exp/lagoon:
==> flow/design.v <==
module ieee754multiplier (
    input logic clk, rst_n,
    input logic [31:0] a_i,
    input logic [31:0] b_i,
    input logic start_i,
    output logic done_o,
    output logic nan_o,
    output logic inifinit_o,
    output logic overflow_o,
    output logic underflow_o,
    output logic [31:0] product_o
);
typedef enum logic[1:0] {
    INITIAL_STATE = 2'b00,
    MULTIPLY_STEP = 2'b01,
    RESULT_VERIFICATION_STEP = 2'b10,
    DONE = 2'b11
} MULTIPLIER_FSM_STATE;
MULTIPLIER_FSM_STATE current_state;
logic [31:0] a_r, b_r;  
logic signal_a, signal_b;
logic [7:0] exponent_a, exponent_b;
logic [23:0] mantissa_a, mantissa_b;  
logic [47:0] mantissa_temp;
logic [9:0] exponent_temp;
logic [31:0] product_r;      
logic [1:0]  exponent_hi_r;  
always_comb begin : MULTIPLIER_COMB_BLOCK
    signal_a = a_r[31];  
    signal_b = b_r[31];  
    exponent_a = a_r[30:23];  
    exponent_b = b_r[30:23];  
    mantissa_a[23] = 1;
    mantissa_a[22:0] = a_r[22:0];   
    mantissa_b[23] = 1;
    mantissa_b[22:0] = b_r[22:0];   
    if (mantissa_a[22-:23] == 0 || mantissa_b[22-:23] == 0) begin  
        mantissa_temp = 0;  
        exponent_temp = 0;  
    end else begin
        mantissa_temp = mantissa_a * mantissa_b;  
        exponent_temp = exponent_a + exponent_b - 127;  
        if (mantissa_temp[47] == 1) begin  
            mantissa_temp = mantissa_temp >> 1;  
            exponent_temp = exponent_temp + 1;  
        end
    end
end
always_ff @(posedge clk, negedge rst_n) begin : MULTIPLIER_FF_BLOCK
    if(!rst_n) begin
        current_state <= INITIAL_STATE;
        a_r <= 32'b0;
        b_r <= 32'b0;
        product_r <= 32'b0;
        exponent_hi_r <= 2'b0;
        done_o <= 1'b0;
        nan_o <= 1'b0;
        inifinit_o <= 1'b0;
        overflow_o <= 1'b0;
        underflow_o <= 1'b0;
        product_o <= 32'b0;
    end else begin
        case (current_state)
            INITIAL_STATE, DONE: begin
                done_o <= 1'b0;
                if (start_i) begin
                    a_r <= a_i;
                    b_r <= b_i;
                    current_state <= MULTIPLY_STEP;
                end else begin
                    current_state <= INITIAL_STATE;
                end
            end
            MULTIPLY_STEP: begin
                product_r[31] <= signal_a ^ signal_b;  
                product_r[30:23] <= exponent_temp[7:0];  
                product_r[22:0] <= mantissa_temp[45:23];  
                exponent_hi_r <= exponent_temp[9:8];
                current_state <= RESULT_VERIFICATION_STEP;
            end
            RESULT_VERIFICATION_STEP: begin
                nan_o <= 1'b0;
                inifinit_o <= 1'b0;
                overflow_o <= 1'b0;
                underflow_o <= 1'b0;
                product_o <= product_r;
                if (product_r[30:23] == 8'hFF && product_r[22:0] != 23'b00) begin
                    nan_o <= 1'b1;
                    product_o <= 32'b00;
                end else if (product_r[30:23] == 8'b11111111 && product_r[22:0] == 23'b0) begin
                    inifinit_o <= 1'b1;
                end else if (exponent_hi_r[0] == 1'b1 || exponent_hi_r[1] == 1'b1) begin
                    overflow_o <= 1'b1;
                    product_o <= 32'h7FFFFFFF;
                end else if (product_r[30:23] == 8'b00000000) begin
                    underflow_o <= 1'b1;
                    product_o <= 32'b00;
                end
                done_o <= 1'b1;
                current_state <= DONE;
            end
        endcase
    end
end
endmodule
Settings: LEC_CHECK=0, ABC_AREA=1, CAP_MARGIN=5, CORE_ASPECT_RATIO=0.5, CORE_MARGIN=2, CORE_UTILIZATION=72, CTS_CLUSTER_SIZE=10, PLACE_DENSITY=0.38, SETUP_SLACK_MARGIN=1.89, SLEW_MARGIN=20, TNS_END_PERCENT=10; clock period 6.32 ns.
run.sh (not shown) runs the stock make flow with config.mk's settings and CLKGATE_MAP_FILE=.
The layout from exp/lagoon, despite a flow that completed every stage, fails the layout checks, with the failing checks listed as negative setup slack.
The inputs of exp/amber differ from those of exp/lagoon as listed below.
Settings: removing PLACE_DENSITY (formerly 0.38); changing CAP_MARGIN from 5 to 0; changing SETUP_SLACK_MARGIN from 1.89 to 1.85; removing CORE_ASPECT_RATIO (formerly 0.5); removing CTS_CLUSTER_SIZE (formerly 10); removing ABC_AREA (formerly 1); changing the clock period (ns, I/O delays scaled along) from 6.32 to 6.22.
==> comparison <==
Worst hold slack, exp/amber and exp/lagoon, lower one = exp/lagoon. Average wire per cell in the routed design ends up lower on exp/lagoon. On final-layout fill cell count, the higher figure sits with exp/lagoon, not exp/amber. exp/amber -> stages 100% | layout checks FAIL | negative setup slack. Compared with exp/lagoon, in exp/amber critical path depth rose 2; number of buffers outside the clock class in the layout rose 30%.
## Diff of input files: exp/raven against exp/amber
Settings: CORE_UTILIZATION: 72 -> 23; TNS_END_PERCENT: 10 -> unset; SETUP_SLACK_MARGIN: 1.85 -> unset; CAP_MARGIN: 0 -> 20; the clock period (ns, I/O delays scaled along): 6.22 -> 8.35.
## What came out
exp/raven closes out successfully: all stages finished, all timing, DRC and antenna checks passed. The run with more routed wire is exp/amber, not exp/raven. Count of fill cells added during filler insertion (exp/amber / exp/raven): 0.14. Final cell area: exp/raven below exp/amber. As of exp/raven, standard-cell row count had risen by more than half compared to exp/amber. Buffers inserted during post-CTS setup optimization (exp/raven over exp/amber): decrease, 31. The growth of design area from synthesis to finish of exp/raven falls short of that of exp/amber by 6.1 points. Looking only at fraction of standard cell area that is sequential, and setting everything else aside, the higher value of exp/raven and exp/amber goes to exp/raven. Maximum achievable frequency: exp/raven worse than exp/amber. Number of iterations in the first detailed-routing pass: higher on exp/amber.
Modified inputs, exp/umber compared to exp/raven
Settings: CAP_MARGIN: 20 -> 5; TNS_END_PERCENT: unset -> 10; CORE_UTILIZATION: 23 -> 69; PLACE_DENSITY: unset -> 0.38; the clock period (ns, I/O delays scaled along): 8.35 -> 6.32.
Results
A cell with the biggest individual delay on the critical path of sky130_fd_sc_hd__fa_1 is what exp/umber shows, while sky130_fd_sc_hd__dfrtp_1 belongs to exp/raven.
Between exp/raven and exp/umber, the cell count went down.
[compare] base=exp/raven new=exp/umber: setup slack fell 1310 ps, number of vias per cell after detailed routing rose about 33%, arrival time at the worst endpoint fell 790 ps, largest fanout on the critical path fell 13.
exp/umber completed end to end; final checks failed (negative setup slack).


lane 1:
// ieee754multiplier: RTL as listed in full above, without the edits since
export LEC_CHECK = 0
export CAP_MARGIN = 40
export CELL_PAD_IN_SITES_DETAIL_PLACEMENT = 0
export CORE_ASPECT_RATIO = 0.93
export CORE_MARGIN = 2
export CORE_UTILIZATION = 32
export CTS_CLUSTER_DIAMETER = 308
export CTS_CLUSTER_SIZE = 98
export GPL_TIMING_DRIVEN = 1
export MAX_ROUTING_LAYER = met5
export PLACE_DENSITY = 0.4
export SETUP_SLACK_MARGIN = 1.16
export SLEW_MARGIN = 25
export TNS_END_PERCENT = 20
create_clock -name core_clock -period 9.79 [get_ports {clk}]
Lane 1 ended with every stage complete and zero timing, DRC or antenna violations.
### lane 1 -> lane 2
# lane 1
export LEC_CHECK = 0
export CAP_MARGIN = 40
export CELL_PAD_IN_SITES_DETAIL_PLACEMENT = 0
export CORE_ASPECT_RATIO = 0.93
export CORE_MARGIN = 2
export CORE_UTILIZATION = 32
export CTS_CLUSTER_DIAMETER = 308
export CTS_CLUSTER_SIZE = 98
export GPL_TIMING_DRIVEN = 1
export MAX_ROUTING_LAYER = met5
export PLACE_DENSITY = 0.4
export SETUP_SLACK_MARGIN = 1.16
export SLEW_MARGIN = 25
export TNS_END_PERCENT = 20
create_clock -name core_clock -period 9.79 [get_ports {clk}]
# lane 2
export LEC_CHECK = 0
export CAP_MARGIN = 0
export CELL_PAD_IN_SITES_DETAIL_PLACEMENT = 0
export CORE_ASPECT_RATIO = 0.93
export CORE_MARGIN = 2
export CORE_UTILIZATION = 72
export CTS_CLUSTER_DIAMETER = 308
export CTS_CLUSTER_SIZE = 14
export GPL_TIMING_DRIVEN = 1
export MAX_ROUTING_LAYER = met5
export SETUP_SLACK_MARGIN = 3.73
export SLEW_MARGIN = 25
create_clock -name core_clock -period 14.2 [get_ports {clk}]
Results
Lane 1 has lower routability congestion estimate than lane 2.
Critical path depth up 4 in lane 2 wrt lane 1
Lane 2: number of non-filler instances in the completed layout is 16% lower than what lane 1 reported.
Having completed the whole flow, lane 2 delivered a layout that passed the timing, design-rule and antenna checks.
The final period utilization number comes out higher for lane 1 vs lane 2.
Lane 2: least setup slack across all paths after layout is 3.96 ns higher than what lane 1 reported.
Per the comparison of lane 2 with lane 1, required time at the worst-slack endpoint up 4.34 ns, sequential share of cell area up 0.49 points, filler cell count in the final layout down 5648.
Edits applied to the flow inputs when going from lane 2 to lane 3:
# lane 2
export LEC_CHECK = 0
export CAP_MARGIN = 0
export CELL_PAD_IN_SITES_DETAIL_PLACEMENT = 0
export CORE_ASPECT_RATIO = 0.93
export CORE_MARGIN = 2
export CORE_UTILIZATION = 72
export CTS_CLUSTER_DIAMETER = 308
export CTS_CLUSTER_SIZE = 14
export GPL_TIMING_DRIVEN = 1
export MAX_ROUTING_LAYER = met5
export SETUP_SLACK_MARGIN = 3.73
export SLEW_MARGIN = 25
create_clock -name core_clock -period 14.2 [get_ports {clk}]
# lane 3
export LEC_CHECK = 0
export CAP_MARGIN = 40
export CELL_PAD_IN_SITES_DETAIL_PLACEMENT = 0
export CORE_ASPECT_RATIO = 0.93
export CORE_MARGIN = 2
export CORE_UTILIZATION = 72
export CTS_CLUSTER_DIAMETER = 242
export CTS_CLUSTER_SIZE = 21
export GPL_TIMING_DRIVEN = 1
export MAX_ROUTING_LAYER = met5
export SETUP_SLACK_MARGIN = -0.6
export SLEW_MARGIN = 25
export TNS_END_PERCENT = 10
create_clock -name core_clock -period 6.24 [get_ports {clk}]
## What came out
Lane 3: complete, dirty (setup timing). Diff lane 3 and lane 2: total of plain and repair buffers excluding clock buffers lower in lane 2. Taking lane 3 over lane 2, the net count of the finished layout ratio works out to 1.10. Lane 3 vs lane 2, actual transition at the worst max-transition pin went down by 0.28 ns.


== build 67 ==
// ieee754multiplier: RTL as listed in full above, without the edits since
clock: 6.32 ns
lec_check: 0
abc_area: 1
cap_margin: 5
core_margin: 2
core_utilization: 69
cts_cluster_size: 10
place_density: 0.38
setup_slack_margin: 1.89
slew_margin: 20
tns_end_percent: 10
[flow] build 67 | stages: complete | final checks: fail | reason: setup timing
diff inputs: build 67 => build 81
- CTS_CLUSTER_SIZE no longer set, was 10
- PLACE_DENSITY no longer set, was 0.38
- SETUP_SLACK_MARGIN no longer set, was 1.89
- CAP_MARGIN now 0, was 5
- ABC_AREA no longer set, was 1
- CORE_UTILIZATION now 72, was 69
- TNS_END_PERCENT no longer set, was 10
- the clock period (ns, I/O delays scaled along) now 6.22, was 6.32
### Flow results
Build 81 completed end to end; final checks failed (setup timing).
Per the comparison of build 81 with build 67, maximum number of pins on one net before global-route repair now smaller, register-to-register setup slack saw a decrease, total number of vias decreased 2,149, fraction of the yosys area taken by sequential cells has increased, signed area change from the synthesized netlist to the final layout higher.
Build 67 reports its worst setup path startpoint as a_r[12] while build 81 reports b_r[22].
Going from build 67 to build 81, number of logic gates dropped 500, final worst-path setup slack shrank by 0.71 ns, global-route wire length before repair down 4.1 mm, fraction of the mapped netlist area in compound gates climbed 1.9 points.
Input-level comparison between build 33 and build 81:
- SETUP_SLACK_MARGIN now -0.6, previously not set
- CAP_MARGIN now 40, was 0
==> comparison <==
From the logs: build 33 reached the end of the flow and failed the layout checks with setup timing. Summary — required arrival time at the worst endpoint, build 33 relative to build 81: higher, by 0.04 ns. Setup slack: build 33 lower than build 81. Taking build 81 as the reference, in build 33 total of plain and repair buffers excluding clock buffers moved down, flip-flop count level, share of the core filled with cells -0.70 points, global-route usage picked up an extra 0.39 points. Number of non-filler instances in the completed layout across build 81 and build 33: no real change. Compare build 81 and build 33 | delay of the slowest cell on the worst path lower: build 81. In build 33 the met2 wire length turned out 3.6% higher than in build 81. Against build 81, build 33 comes in about 2.3% higher on routability-driven placement congestion ratio.
Edits applied to the flow inputs when going from build 33 to build 12:
- a deleted SETUP_SLACK_MARGIN that had been -0.6
- an added CTS_CLUSTER_SIZE of 36
- a change of CAP_MARGIN from 40 to 15
- an added HOLD_SLACK_MARGIN of -0.1
- a change of the clock period (ns, I/O delays scaled along) from 6.22 to 6.8
### Flow results
Not one of build 12 and build 33 finished clean. Status build 33: flow complete, layout not clean - setup timing. In build 12 the implementation completed, yet the final layout does not meet the checks, the culprit being setup timing. Fmax: build 12 higher than build 33. For routed length on met2, dividing the value from build 12 by the value from build 33 gives 0.882. Looking at met3 global-route usage across build 12 and build 33, the one that comes out lower is build 12.
#### Input delta (build 41 over build 12)
- HOLD_SLACK_MARGIN: -0.1 -> unset
- CTS_CLUSTER_SIZE: 36 -> unset
- CORE_UTILIZATION: 72 -> 50
- CAP_MARGIN: 15 -> 20
- the clock period (ns, I/O delays scaled along): 6.8 -> 8.35
## What came out
Taking build 12 as the reference, in build 41 cell count now sits at about the same level, final-layout clock buffer total now sits lower.
Delta (build 41 minus build 12): initial antenna violation count down 5, filler cell count grew by 190%, area used by multi-input combinational logic down about 4.5%.
Build 41 finished end to end and its layout was clean on timing, DRC and antenna.
Synthesis-to-finish area growth, build 41 and build 12: higher on build 12


RTL: the design.v shown in full above, as it stands there.
Settings: LEC_CHECK=0, ABC_AREA=1, CAP_MARGIN=20, CELL_PAD_IN_SITES_DETAIL_PLACEMENT=1, CORE_ASPECT_RATIO=1.21, CORE_MARGIN=2, CORE_UTILIZATION=42, CTS_CLUSTER_DIAMETER=189, GPL_ROUTABILITY_DRIVEN=0, GPL_TIMING_DRIVEN=1, SETUP_SLACK_MARGIN=-0.8, SLEW_MARGIN=20, TNS_END_PERCENT=35; clock period 9.0 ns.
Next try:
--- a/flow/config.mk
+++ b/flow/config.mk
@@ -11 +10,0 @@
-export CORE_ASPECT_RATIO = 1.21
@@ -13,2 +12 @@
-export CORE_UTILIZATION = 42
-export CTS_CLUSTER_DIAMETER = 189
+export CORE_UTILIZATION = 25
@@ -17 +15 @@
-export SETUP_SLACK_MARGIN = -0.8
+export SETUP_SLACK_MARGIN = 1.76
=>
- worst hold slack degrades by 0.027 ns
- cell area increases by 2.6%
- sequential share of layout area decreases by 0.18 points
- register-to-register slack improves by 0.54 ns
- maximum frequency increases by 7.7%
Next try:
--- a/flow/config.mk
+++ b/flow/config.mk
@@ -8 +7,0 @@
-export ABC_AREA = 1
@@ -10 +8,0 @@
-export CELL_PAD_IN_SITES_DETAIL_PLACEMENT = 1
@@ -12 +10 @@
-export CORE_UTILIZATION = 25
+export CORE_UTILIZATION = 40
@@ -14,2 +12 @@
-export GPL_TIMING_DRIVEN = 1
-export SETUP_SLACK_MARGIN = 1.76
+export HOLD_SLACK_MARGIN = 0.19
@@ -17 +13,0 @@
-export TNS_END_PERCENT = 35
=> The new run produced a clean layout. Maximum frequency is lower by 15%. Flip-flop count does not change. Synthesized cell count is lower by 24%. Clock skew is higher by 0.021 ns. Design area is lower by 7.8%. Worst hold slack improved by 0.024 ns.
Next try:
--- a/flow/config.mk
+++ b/flow/config.mk
@@ -8,5 +8,5 @@
-export CAP_MARGIN = 20
-export CORE_MARGIN = 2
-export CORE_UTILIZATION = 40
-export GPL_ROUTABILITY_DRIVEN = 0
-export HOLD_SLACK_MARGIN = 0.19
+export CAP_MARGIN = 0
+export CORE_ASPECT_RATIO = 0.5
+export CORE_MARGIN = 7
+export CORE_UTILIZATION = 72
+export PLACE_DENSITY_LB_ADDON = 0.23
@@ -13,0 +14 @@
+export TNS_END_PERCENT = 15
What happened: The changed run finished with timing, DRC and antenna clean; final area went down slightly; synthesized area does not change; sequential share of layout area went up by 0.21 points; hold slack gets better by 0.0083 ns; critical path depth went up by 3; setup slack gets worse by 0.14 ns; wire length went down by a few percent; register-to-register slack gets worse by 0.14 ns; via count went up by a few percent; cell count went down by roughly a tenth.
Next try:
--- a/flow/config.mk
+++ b/flow/config.mk
@@ -8 +8 @@
-export CAP_MARGIN = 0
+export CAP_MARGIN = 20
@@ -10 +10 @@
-export CORE_MARGIN = 7
+export CORE_MARGIN = 2
@@ -12 +12,2 @@
-export PLACE_DENSITY_LB_ADDON = 0.23
+export CTS_CLUSTER_DIAMETER = 154
+export CTS_CLUSTER_SIZE = 100
@@ -14 +14,0 @@
-export TNS_END_PERCENT = 15
Wire length stays flat.
Clock-buffer cell count is higher by 2.
Utilization stays flat.
Via count is lower by 0.86%.
Register-to-register slack gets worse by 0.04 ns.
Area after synthesis stays the same.
Fmax is lower by 0.48%.
Next try:
--- a/flow/config.mk
+++ b/flow/config.mk
@@ -9 +8,0 @@
-export CORE_ASPECT_RATIO = 0.5
@@ -12,2 +11,2 @@
-export CTS_CLUSTER_DIAMETER = 154
-export CTS_CLUSTER_SIZE = 100
+export CTS_CLUSTER_SIZE = 47
+export PLACE_DENSITY = 0.65
==> flow/constraint.sdc (replaced) <==
create_clock -name core_clock -period 4.52 [get_ports {clk}]
set_input_delay 0.9040 -clock core_clock [delete_from_list [all_inputs] [get_ports {clk}]]
set_output_delay 0.9040 -clock core_clock [all_outputs]
set_load 0.01 [all_outputs]
Result:
- With this change the flow died in global routing
- die area hardly moves
- area after synthesis stays the same
- synthesized cell count stays the same
